// DotProduct
module DotProduct(  
  input         clock,  
  input  [7:0]  io_a_0,
  input  [7:0]  io_a_1,
  input  [7:0]  io_a_2,
  input  [7:0]  io_a_3,
  input  [7:0]  io_a_4,
  input  [7:0]  io_a_5,
  input  [7:0]  io_a_6,
  input  [7:0]  io_a_7,
  input  [7:0]  io_a_8,
  input  [7:0]  io_a_9,
  input  [7:0]  io_a_10,
  input  [7:0]  io_a_11,
  input  [7:0]  io_a_12,
  input  [7:0]  io_a_13,
  input  [7:0]  io_a_14,
  input  [7:0]  io_a_15,
  input  [7:0]  io_b_0,  
  input  [7:0]  io_b_1,  
  input  [7:0]  io_b_2,  
  input  [7:0]  io_b_3,  
  input  [7:0]  io_b_4,  
  input  [7:0]  io_b_5,  
  input  [7:0]  io_b_6,  
  input  [7:0]  io_b_7,  
  input  [7:0]  io_b_8,  
  input  [7:0]  io_b_9,  
  input  [7:0]  io_b_10,  
  input  [7:0]  io_b_11,  
  input  [7:0]  io_b_12,  
  input  [7:0]  io_b_13,  
  input  [7:0]  io_b_14,  
  input  [7:0]  io_b_15,  
  output [20:0] io_y  
);
  wire  m_0_clock;  
  wire [7:0] m_0_io_a;  
  wire [7:0] m_0_io_b;  
  wire [15:0] m_0_io_c;  
  wire [16:0] m_0_io_y;  
  wire  m_1_clock;  
  wire [7:0] m_1_io_a;  
  wire [7:0] m_1_io_b;  
  wire [15:0] m_1_io_c;  
  wire [16:0] m_1_io_y;  
  wire  m_2_clock;  
  wire [7:0] m_2_io_a;  
  wire [7:0] m_2_io_b;  
  wire [15:0] m_2_io_c;  
  wire [16:0] m_2_io_y;  
  wire  m_3_clock;  
  ...
Settings: LEC_CHECK=0, ABC_AREA=1, CAP_MARGIN=15, CORE_MARGIN=2, CORE_UTILIZATION=72, CTS_CLUSTER_SIZE=100, SLEW_MARGIN=20; clock period 2.47 ns.
run.sh (not shown) runs the stock make flow with config.mk's settings and CLKGATE_MAP_FILE=.
The first run failed in global routing.
Then changed:
Settings changed: ABC_AREA 1 to not set, CAP_MARGIN 15 to 30, CTS_CLUSTER_SIZE 100 to not set, MAX_ROUTING_LAYER set to met4.
Clock period 2.47 ns to 3.79 ns, I/O delays scaled along.
Outcome: The changed run reached the layout checks and failed them: negative setup slack. Area after synthesis shrinks by 9.2%. Synthesized cell count came out lower by 29%. Die area went down by 9.1%.
Then changed:
Settings changed: CTS_CLUSTER_DIAMETER set to 30, HOLD_SLACK_MARGIN set to 0.06.
The new run aborted during global routing (ODB-0269).
Synthesized area does not change.
Die size does not change.
Synthesized cell count does not change.
Then changed:
Settings changed: CTS_CLUSTER_DIAMETER 30 to 29, HOLD_SLACK_MARGIN 0.06 to not set, SETUP_SLACK_MARGIN set to 1.19.
Clock period 3.79 ns to 4.11 ns, I/O delays scaled along.
After rerunning: This time the run completed, yet does not pass: negative setup slack. Synthesized cell count does not change. Area after synthesis stays the same. Die size is unchanged.
Then changed:
Settings changed: CTS_CLUSTER_DIAMETER 29 to 379, SETUP_SLACK_MARGIN 1.19 to not set.
Clock period 4.11 ns to 3.79 ns, I/O delays scaled along.
Result: The changed run finished but fails on negative setup slack; global-route usage is about the same; utilization went up by 1.2 points; synthesized area is unchanged; routed wire length went up by a few percent; clock skew went down by 0.011 ns; cell area went up slightly; die area does not change.

* * *

Setup of the previous run:
Starting RTL as in the previous note.
==> flow/config.mk <==
export PLATFORM = sky130hd
export DESIGN_NAME = DotProduct
export DESIGN_NICKNAME = DotProduct
export VERILOG_FILES = /design/flow/design.v
export SDC_FILE = /design/flow/constraint.sdc
export NUM_CORES = 4
export LEC_CHECK = 0
export ABC_AREA = 1
export CAP_MARGIN = 15
export CORE_MARGIN = 2
export CORE_UTILIZATION = 72
export CTS_CLUSTER_DIAMETER = 397
export CTS_CLUSTER_SIZE = 100
export SETUP_SLACK_MARGIN = 0.49
export SLEW_MARGIN = 20
export TNS_END_PERCENT = 5
==> flow/constraint.sdc <==
create_clock -name core_clock -period 2.47 [get_ports {clock}]
set_input_delay 0.4940 -clock core_clock [delete_from_list [all_inputs] [get_ports {clock}]]
set_output_delay 0.4940 -clock core_clock [all_outputs]
set_load 0.01 [all_outputs]
The previous run: it failed with a tool error in global routing (5_1_grt), so there are no final results.
The inputs of the current run differ from those of the previous run as listed below.
Settings: ABC_AREA removed (was 1); CTS_CLUSTER_DIAMETER removed (was 397); SETUP_SLACK_MARGIN removed (was 0.49); CORE_UTILIZATION changed from 72 to 40; CTS_CLUSTER_SIZE removed (was 100); CAP_MARGIN changed from 15 to 20; TNS_END_PERCENT removed (was 5); the clock period (ns, I/O delays scaled along) changed from 2.47 to 5.0.
## What came out
The current run finished all stages; the layout is clean.
Full die area for the current run is higher than for the previous run.
Taking the current run over the previous run, the die span in x ratio works out to 1.3.
The higher worst setup slack after placement came out of the current run.
Summary of the comparison: portion of the post-synthesis area used by sequential elements is higher in the current run, relative to the previous run.
The current run against the previous run: standard cell core area now larger, count of buffers added by post-CTS timing repair for setup now smaller, HPWL reported at the end of detailed placement now smaller.
The current run ends up with a y dimension of the die that is about 27% higher than in the previous run.
Cell area after placement shrinks by more than 10% when moving from the previous run to the current run.
Area after synthesis (the current run over the previous run): decrease, 6700 um^2
Number of standard cells after synthesis (the previous run / the current run): 1.4

* * *

DotProduct again, from the RTL that the note above started with.
make LEC_CHECK=0 CAP_MARGIN=30 CORE_ASPECT_RATIO=1.05 CORE_MARGIN=10 CORE_UTILIZATION=40 GPL_TIMING_DRIVEN=0 MIN_ROUTING_LAYER=met1 SLEW_MARGIN=40 TNS_END_PERCENT=95 finish   # period 5.0 ns
==> next run, changes <==
==> flow/config.mk (replaced) <==
export PLATFORM = sky130hd
export DESIGN_NAME = DotProduct
export DESIGN_NICKNAME = DotProduct
export VERILOG_FILES = /design/flow/design.v
export SDC_FILE = /design/flow/constraint.sdc
export NUM_CORES = 4
export LEC_CHECK = 0
export CAP_MARGIN = 20
export CORE_MARGIN = 2
export CORE_UTILIZATION = 40
export SETUP_SLACK_MARGIN = -0.27
export SLEW_MARGIN = 20
==> flow/constraint.sdc (replaced) <==
create_clock -name core_clock -period 4.77 [get_ports {clock}]
set_input_delay 0.9540 -clock core_clock [delete_from_list [all_inputs] [get_ports {clock}]]
set_output_delay 0.9540 -clock core_clock [all_outputs]
set_load 0.01 [all_outputs]
The new run finished but failed the layout checks on negative setup slack.
Routed wire length fell slightly.
Synthesized area does not change.
Count of clock-buffer cells in the layout went up by 15.
Via count is higher slightly.
First-iteration DRC count rises by roughly a tenth.
Setup slack loses 0.47 ns.
Core utilization goes up by 0.26 points.
Global-route usage rises by 1.3 points.
Non-clock buffer count rises by 7.
==> next run, changes <==
--- a/flow/config.mk
+++ b/flow/config.mk
@@ -8 +8 @@
-export CAP_MARGIN = 20
+export CAP_MARGIN = 15
@@ -10,2 +10 @@
-export CORE_UTILIZATION = 40
-export SETUP_SLACK_MARGIN = -0.27
+export CORE_UTILIZATION = 72
==> flow/constraint.sdc (replaced) <==
create_clock -name core_clock -period 2.75 [get_ports {clock}]
set_input_delay 0.5500 -clock core_clock [delete_from_list [all_inputs] [get_ports {clock}]]
set_output_delay 0.5500 -clock core_clock [all_outputs]
set_load 0.01 [all_outputs]
Result: Now the flow never finished: it broke off in global routing (5_1_grt) with GRT-0232; area after synthesis is unchanged; synthesized cell count stays the same; die size shrinks by 44%.
==> next run, changes <==
--- a/flow/config.mk
+++ b/flow/config.mk
@@ -8 +8 @@
-export CAP_MARGIN = 15
+export CAP_MARGIN = 20
@@ -10 +10 @@
-export CORE_UTILIZATION = 72
+export CORE_UTILIZATION = 21
==> flow/constraint.sdc (replaced) <==
create_clock -name core_clock -period 4.77 [get_ports {clock}]
set_input_delay 0.9540 -clock core_clock [delete_from_list [all_inputs] [get_ports {clock}]]
set_output_delay 0.9540 -clock core_clock [all_outputs]
set_load 0.01 [all_outputs]
What happened: With this change the flow ran to the end with no violations; area after synthesis does not change; die size rises to 3.4 times its value; synthesized cell count is unchanged.
==> next run, changes <==
--- a/flow/config.mk
+++ b/flow/config.mk
@@ -10 +10 @@
-export CORE_UTILIZATION = 21
+export CORE_UTILIZATION = 8
==> flow/constraint.sdc (replaced) <==
create_clock -name core_clock -period 5.84 [get_ports {clock}]
set_input_delay 1.1680 -clock core_clock [delete_from_list [all_inputs] [get_ports {clock}]]
set_output_delay 1.1680 -clock core_clock [all_outputs]
set_load 0.01 [all_outputs]
After rerunning:
- clock-buffer cell count went down by 9
- register-to-register slack gets better by 0.79 ns
- critical path depth does not change
- power drops by about 14%
- routed wire length grows by 26%
- combinational power drops by about 13%
- hold slack barely changes

* * *

== red ==
Starting RTL as in the previous note.
==> flow/config.mk <==
export PLATFORM = sky130hd
export DESIGN_NAME = DotProduct
export DESIGN_NICKNAME = DotProduct
export VERILOG_FILES = /design/flow/design.v
export SDC_FILE = /design/flow/constraint.sdc
export NUM_CORES = 4
export LEC_CHECK = 0
export ABC_AREA = 1
export CAP_MARGIN = 20
export CELL_PAD_IN_SITES_GLOBAL_PLACEMENT = 3
export CORE_MARGIN = 3
export CORE_UTILIZATION = 40
export CTS_CLUSTER_DIAMETER = 54
export MIN_ROUTING_LAYER = met2
export PLACE_DENSITY_LB_ADDON = 0.04
export SLEW_MARGIN = 0
==> flow/constraint.sdc <==
create_clock -name core_clock -period 4.94 [get_ports {clock}]
set_input_delay 0.9880 -clock core_clock [delete_from_list [all_inputs] [get_ports {clock}]]
set_output_delay 0.9880 -clock core_clock [all_outputs]
set_load 0.01 [all_outputs]
red finished every step from synthesis to the final layout, and the layout passed the timing, DRC and antenna checks.
Here is what was changed in the inputs of blue compared with red.
# red
export LEC_CHECK = 0
export ABC_AREA = 1
export CAP_MARGIN = 20
export CELL_PAD_IN_SITES_GLOBAL_PLACEMENT = 3
export CORE_MARGIN = 3
export CORE_UTILIZATION = 40
export CTS_CLUSTER_DIAMETER = 54
export MIN_ROUTING_LAYER = met2
export PLACE_DENSITY_LB_ADDON = 0.04
export SLEW_MARGIN = 0
create_clock -name core_clock -period 4.94 [get_ports {clock}]
# blue
export LEC_CHECK = 0
export CAP_MARGIN = 20
export CELL_PAD_IN_SITES_GLOBAL_PLACEMENT = 2
export CORE_MARGIN = 3
export CORE_UTILIZATION = 40
export CTS_CLUSTER_DIAMETER = 54
export MIN_ROUTING_LAYER = met2
export PLACE_DENSITY_LB_ADDON = 0.04
export SLEW_MARGIN = 0
create_clock -name core_clock -period 4.94 [get_ports {clock}]
## What came out
blue finished all stages; the layout is clean.
In the reports for blue and red, the smaller proportion of cell area occupied by registers belongs to red.
Total power: blue vs red down 5.6%
Gate count of the mapped netlist: lower on blue
blue packs its core tighter than red.
Taking red as the reference, in blue routed wirelength normalized by instance count went up by 1.3 um, count of nets after finishing went down by 2571, area of the synthesized netlist per yosys stat went down by 9.2%.
Changes in green relative to blue:
# blue
export LEC_CHECK = 0
export CAP_MARGIN = 20
export CELL_PAD_IN_SITES_GLOBAL_PLACEMENT = 2
export CORE_MARGIN = 3
export CORE_UTILIZATION = 40
export CTS_CLUSTER_DIAMETER = 54
export MIN_ROUTING_LAYER = met2
export PLACE_DENSITY_LB_ADDON = 0.04
export SLEW_MARGIN = 0
create_clock -name core_clock -period 4.94 [get_ports {clock}]
# green
export LEC_CHECK = 0
export ABC_AREA = 1
export CAP_MARGIN = 20
export CELL_PAD_IN_SITES_GLOBAL_PLACEMENT = 3
export CORE_MARGIN = 3
export CORE_UTILIZATION = 40
export CTS_CLUSTER_DIAMETER = 54
export MIN_ROUTING_LAYER = met1
export PLACE_DENSITY_LB_ADDON = 0.04
export SLEW_MARGIN = 0
create_clock -name core_clock -period 4.94 [get_ports {clock}]
Findings:
- green: done, clean on timing, DRC and antenna
- Comparing number of DRC markers after the initial detailed-route iteration for blue and green, the bigger number came from blue.
- Fraction of met2 tracks used by global routing in green is 4.9 points above blue.
- Average instance area after synthesis ended up 22% lower on green than on blue.
- Final HPWL from detailed placement: blue and green compared, lower one is blue
- green against blue: core utilization decreased by 1.2 points relative to the old numbers, chip area from the yosys synthesis statistics up 10%, total power +2.8%, number of filler instances in the final layout picked up an extra 2823.
Input changes introduced in orange (baseline for comparison: green):
# green
export LEC_CHECK = 0
export ABC_AREA = 1
export CAP_MARGIN = 20
export CELL_PAD_IN_SITES_GLOBAL_PLACEMENT = 3
export CORE_MARGIN = 3
export CORE_UTILIZATION = 40
export CTS_CLUSTER_DIAMETER = 54
export MIN_ROUTING_LAYER = met1
export PLACE_DENSITY_LB_ADDON = 0.04
export SLEW_MARGIN = 0
create_clock -name core_clock -period 4.94 [get_ports {clock}]
# orange
export LEC_CHECK = 0
export CAP_MARGIN = 20
export CORE_MARGIN = 10
export CORE_UTILIZATION = 40
export MIN_ROUTING_LAYER = met1
export SLEW_MARGIN = 40
export TNS_END_PERCENT = 95
create_clock -name core_clock -period 5.0 [get_ports {clock}]
--- outcome ---
orange ends up with higher portion of netlist area occupied by mux cells than green does. orange improves on green in power. The final reports for orange and green show number of well taps lower in the former. Looking at combined buffer and inverter count along the critical path, orange sits 2 below green. Synthesis-to-finish area growth: orange > green.
What purple does differently from orange at the input level:
# orange
export LEC_CHECK = 0
export CAP_MARGIN = 20
export CORE_MARGIN = 10
export CORE_UTILIZATION = 40
export MIN_ROUTING_LAYER = met1
export SLEW_MARGIN = 40
export TNS_END_PERCENT = 95
create_clock -name core_clock -period 5.0 [get_ports {clock}]
# purple
export LEC_CHECK = 0
export ABC_AREA = 0
export CAP_MARGIN = 30
export CORE_ASPECT_RATIO = 1.05
export CORE_MARGIN = 5
export CORE_UTILIZATION = 18
export CTS_CLUSTER_SIZE = 16
export GPL_TIMING_DRIVEN = 0
export MAX_ROUTING_LAYER = met4
export MIN_ROUTING_LAYER = met2
export PLACE_DENSITY = 0.76
export SLEW_MARGIN = 40
export TNS_END_PERCENT = 40
create_clock -name core_clock -period 5.0 [get_ports {clock}]
Results
Comparing purple with orange, the share of final layout cell area taken by clock buffers and inverters came out essentially unchanged.
purple vs. orange: share of the clock period used by the worst path up 3.2 points, clock group share of total power flat, critical path depth up 3, final critical-path required period up 0.16 ns.
Worst endpoint required time: orange vs purple — no meaningful difference
Looking at routed wire length across both flows, purple is the weaker of the two, with orange ahead.
Via count normalized by instance count sits higher in purple than in orange.
Final area: purple > orange
met2 wire length is lower on orange
[purple] global-route wire length before repair rose about 13% relative to orange
Power is estimated from default activity; no workload was simulated.
